== job 9745 ==
Design float_adder, start of the top module:
module float_adder(
    input   clk,
    input   rst,
    input   [31:0]  x,
    input   [31:0]  y,
    output  reg [31:0]  z,
    output  reg [1:0]   overflow  
);
    reg [24:0] m_x, m_y, m_z;
    reg [27:0] m_x_ext, m_y_ext, m_z_ext;
    reg [7:0] e_x, e_y, e_z;
    reg [2:0] s_x, s_y, s_z;
    reg [2:0] state_now;
    parameter S_start = 3'b000;
    parameter S_align = 3'b001;
    parameter S_add = 3'b010;
    parameter S_normal = 3'b011;
    parameter S_overflow = 3'b100;
    parameter S_zerocheck = 3'b101;
    parameter S_IDLE = 3'b110;
    wire [5:0] shift_bit;
    FHB32 fhb32_x(
        .x({4'b0, m_z_ext}),
        .high_bit(shift_bit)
    );
    always @(posedge clk or negedge rst) begin
        if (!rst) begin
            state_now <= S_start;
        end
        else begin
            case(state_now)
                S_start: begin
                    if ((x[30:23] == 8'd255 && x[22:0] != 0) || (y[30:23] == 8'd255 && y[22:0] != 0))
                        state_now <= S_overflow;
                    else if ((x[30:23] == 8'd255 && x[22:0] == 0) || (y[30:23] == 8'd255 && y[22:0] == 0))
                        state_now <= S_overflow;
                    else
                        state_now <= S_zerocheck;
                end
                S_zerocheck: begin
                    if ((m_x[22:0] == 0 && e_x == 8'b0) || (m_y[22:0] == 0 && e_y == 8'b0))
                        state_now <= S_overflow;
                    else
                        state_now <= S_align;
                end
                S_align: state_now <= S_add;
                S_add: begin
                    if (s_x != s_y && m_x_ext == m_y_ext)
                        state_now <= S_overflow;
                    else
                        state_now <= S_normal;
                end
                S_normal: state_now <= S_overflow;
                default: state_now <= S_IDLE;
            endcase
        end
    end
    always @(posedge clk) begin
        case(state_now)
            S_start: begin
                e_x <= x[30:23];
                e_y <= y[30:23];
                m_x <= {2'b01, x[22:0]};  
                m_y <= {2'b01, y[22:0]};
                s_x <= {2'b0, x[31]};
                s_y <= {2'b0, y[31]};
                if ((x[30:23] == 8'd255 && x[22:0] != 0) || (y[30:23] == 8'd255 && y[22:0] != 0)) begin
  ...
Size: ~1900 cells after synthesis, roughly 210 flip-flops, roughly 100 I/O pins.
export LEC_CHECK = 0
export CAP_MARGIN = 20
export CELL_PAD_IN_SITES_DETAIL_PLACEMENT = 2
export CORE_ASPECT_RATIO = 0.52
export CORE_MARGIN = 2
export CORE_UTILIZATION = 40
export CTS_CLUSTER_SIZE = 79
export GPL_ROUTABILITY_DRIVEN = 0
export GPL_TIMING_DRIVEN = 0
export MAX_ROUTING_LAYER = met4
export SLEW_MARGIN = 20
create_clock -name core_clock -period 5.24 [get_ports {clk}]
run.sh (not shown) runs the stock make flow with config.mk's settings and CLKGATE_MAP_FILE=.
Although it ran to completion, job 9745 produced a layout that fails the final checks because of setup timing.
Changes in job 7942 relative to job 9745:
Settings: a change of CORE_UTILIZATION from 40 to 70; a deleted CELL_PAD_IN_SITES_DETAIL_PLACEMENT that had been 2; an added CTS_CLUSTER_DIAMETER of 42; a deleted CORE_ASPECT_RATIO that had been 0.52; a deleted CTS_CLUSTER_SIZE that had been 79; a deleted GPL_ROUTABILITY_DRIVEN that had been 0; a deleted GPL_TIMING_DRIVEN that had been 0; a deleted MAX_ROUTING_LAYER that had been met4; a change of the clock period (ns, I/O delays scaled along) from 5.24 to 3.43.
==> results <==
- Between job 7942 and job 9745, it is job 7942 whose count of clock buffers in the final design is higher, by 6.
- Changes observed in job 7942 relative to job 9745: setup slack saw a decrease, layout-stage area growth over the synthesis result increased 7.9 points.
- | post-route cell area | job 7942 vs job 9745 | about 7% higher |
- In job 7942, the total of plain and repair buffers excluding clock buffers came out 66 above the value in job 9745.
- When job 7942 is measured against job 9745, its worst hold slack turns out 0.0048 ns lower.
- STATUS run=job 7942 STAGES=ALL_DONE FINAL_CHECKS=FAILED CAUSE=capacitance limit, slew limit, setup timing
- A capture point of the critical path of m_z[0] is what job 7942 shows, while m_x_ext[8] belongs to job 9745.
- Between job 9745 and job 7942, the fraction of area in clock buffers and inverters is higher for job 7942.
Changes in job 7303 relative to job 7942:
Settings: setting TNS_END_PERCENT to 30 for the first time; setting PLACE_DENSITY to 0.86 for the first time; changing CTS_CLUSTER_DIAMETER from 42 to 190; setting CTS_CLUSTER_SIZE to 93 for the first time; changing CORE_UTILIZATION from 70 to 72; changing the clock period (ns, I/O delays scaled along) from 3.43 to 0.958.
--- outcome ---
Die boundary width: job 7303 vs job 7942 down 1.4%
Of the runs job 7303 and job 7942, none of them finished clean.
The flow ended early for job 7303: it failed with a tool error in detailed placement (3_5_place_dp).
Status job 7942: flow complete, layout not clean - capacitance limit, slew limit, setup timing
Diff job 7303..job 7942 | synthesized area | unchanged
From job 7942 to job 7303, yosys synthesis chip area did not move at all.
As far as synthesized netlist net count goes, job 7942 and job 7303 are indistinguishable; the numbers are identical.
As far as share of synthesized cell area in and-or and or-and compound cells goes, job 7303 and job 7942 are indistinguishable; the numbers are identical.
Die: job 7303 smaller than job 7942
[inputs] job 1346 vs job 7303
Settings: swapping 190 for 379 in CTS_CLUSTER_DIAMETER; putting ABC_AREA at 1 where nothing was set; swapping 0.86 for 0.39 in PLACE_DENSITY.
Findings:
Job 1346: it failed with a tool error in clock tree synthesis (4_1_cts), so there are no final results. Job 1346 vs. job 7303: full die area went down by 970 um2. Job 1346 vs job 7303: count of instantiated cells in the yosys netlist up in job 1346. The multiplexer fraction of the synthesized cell area reported for job 1346 is smaller than that of job 7303 by 7.8 points.

---

float_adder again, from the RTL that the note above started with.
// float_adder
module float_adder(
    input   clk,
    input   rst,
    input   [31:0]  x,
    input   [31:0]  y,
    output  reg [31:0]  z,
    output  reg [1:0]   overflow  
);
Settings: LEC_CHECK=0, ABC_AREA=1, CAP_MARGIN=20, CORE_MARGIN=2, CORE_UTILIZATION=72, CTS_CLUSTER_DIAMETER=375, CTS_CLUSTER_SIZE=93, PLACE_DENSITY=0.43, SLEW_MARGIN=20; clock period 3.38 ns.
The first run failed in 5_1_grt.
Rerun with:
ABC_AREA = default   (was 1)
CORE_UTILIZATION = 40   (was 72)
CTS_CLUSTER_DIAMETER = default   (was 375)
CTS_CLUSTER_SIZE = default   (was 93)
PLACE_DENSITY = default   (was 0.43)
SETUP_SLACK_MARGIN = 0.25   (was default)
clock period = 4.22 ns   (was 3.38 ns; I/O delays follow)
Result:
- The changed run ran to the end with no violations
- synthesized cell count went down by 11%
- die size went up by 85%
- synthesized area went up by 4.1%
Rerun with:
CAP_MARGIN = 15   (was 20)
CORE_UTILIZATION = 72   (was 40)
CTS_CLUSTER_DIAMETER = 99   (was default)
HOLD_SLACK_MARGIN = -0.09   (was default)
PLACE_DENSITY = 0.78   (was default)
SETUP_SLACK_MARGIN = default   (was 0.25)
clock period = 3.49 ns   (was 4.22 ns; I/O delays follow)
- With this change the flow ran to the end with violations: negative setup slack
- die area goes down by well over a third
- total power grows by a quarter to a third
- utilization went up by 40 points
- sequential cell count is unchanged
- clock power is higher by roughly a tenth
- count of clock-buffer cells in the layout came out higher by 2
Rerun with:
CAP_MARGIN = 20   (was 15)
CORE_ASPECT_RATIO = 1.6   (was default)
CORE_UTILIZATION = 40   (was 72)
CTS_CLUSTER_DIAMETER = default   (was 99)
GPL_TIMING_DRIVEN = 0   (was default)
HOLD_SLACK_MARGIN = default   (was -0.09)
PLACE_DENSITY = default   (was 0.78)
clock period = 5.0 ns   (was 3.49 ns; I/O delays follow)
What happened: With this change the flow ran to the end with no violations; cell area shrinks by 3.0%; non-clock buffer count shrinks by 31; setup slack is better by 0.27 ns; utilization shrinks by 40 points; area after synthesis is unchanged; via count shrinks by 8.2%; total power shrinks by 33%; clock-buffer cell count shrinks by 7; global-route usage shrinks by 15 points.
No activity file was given, so power comes from the tool's default toggle rates.
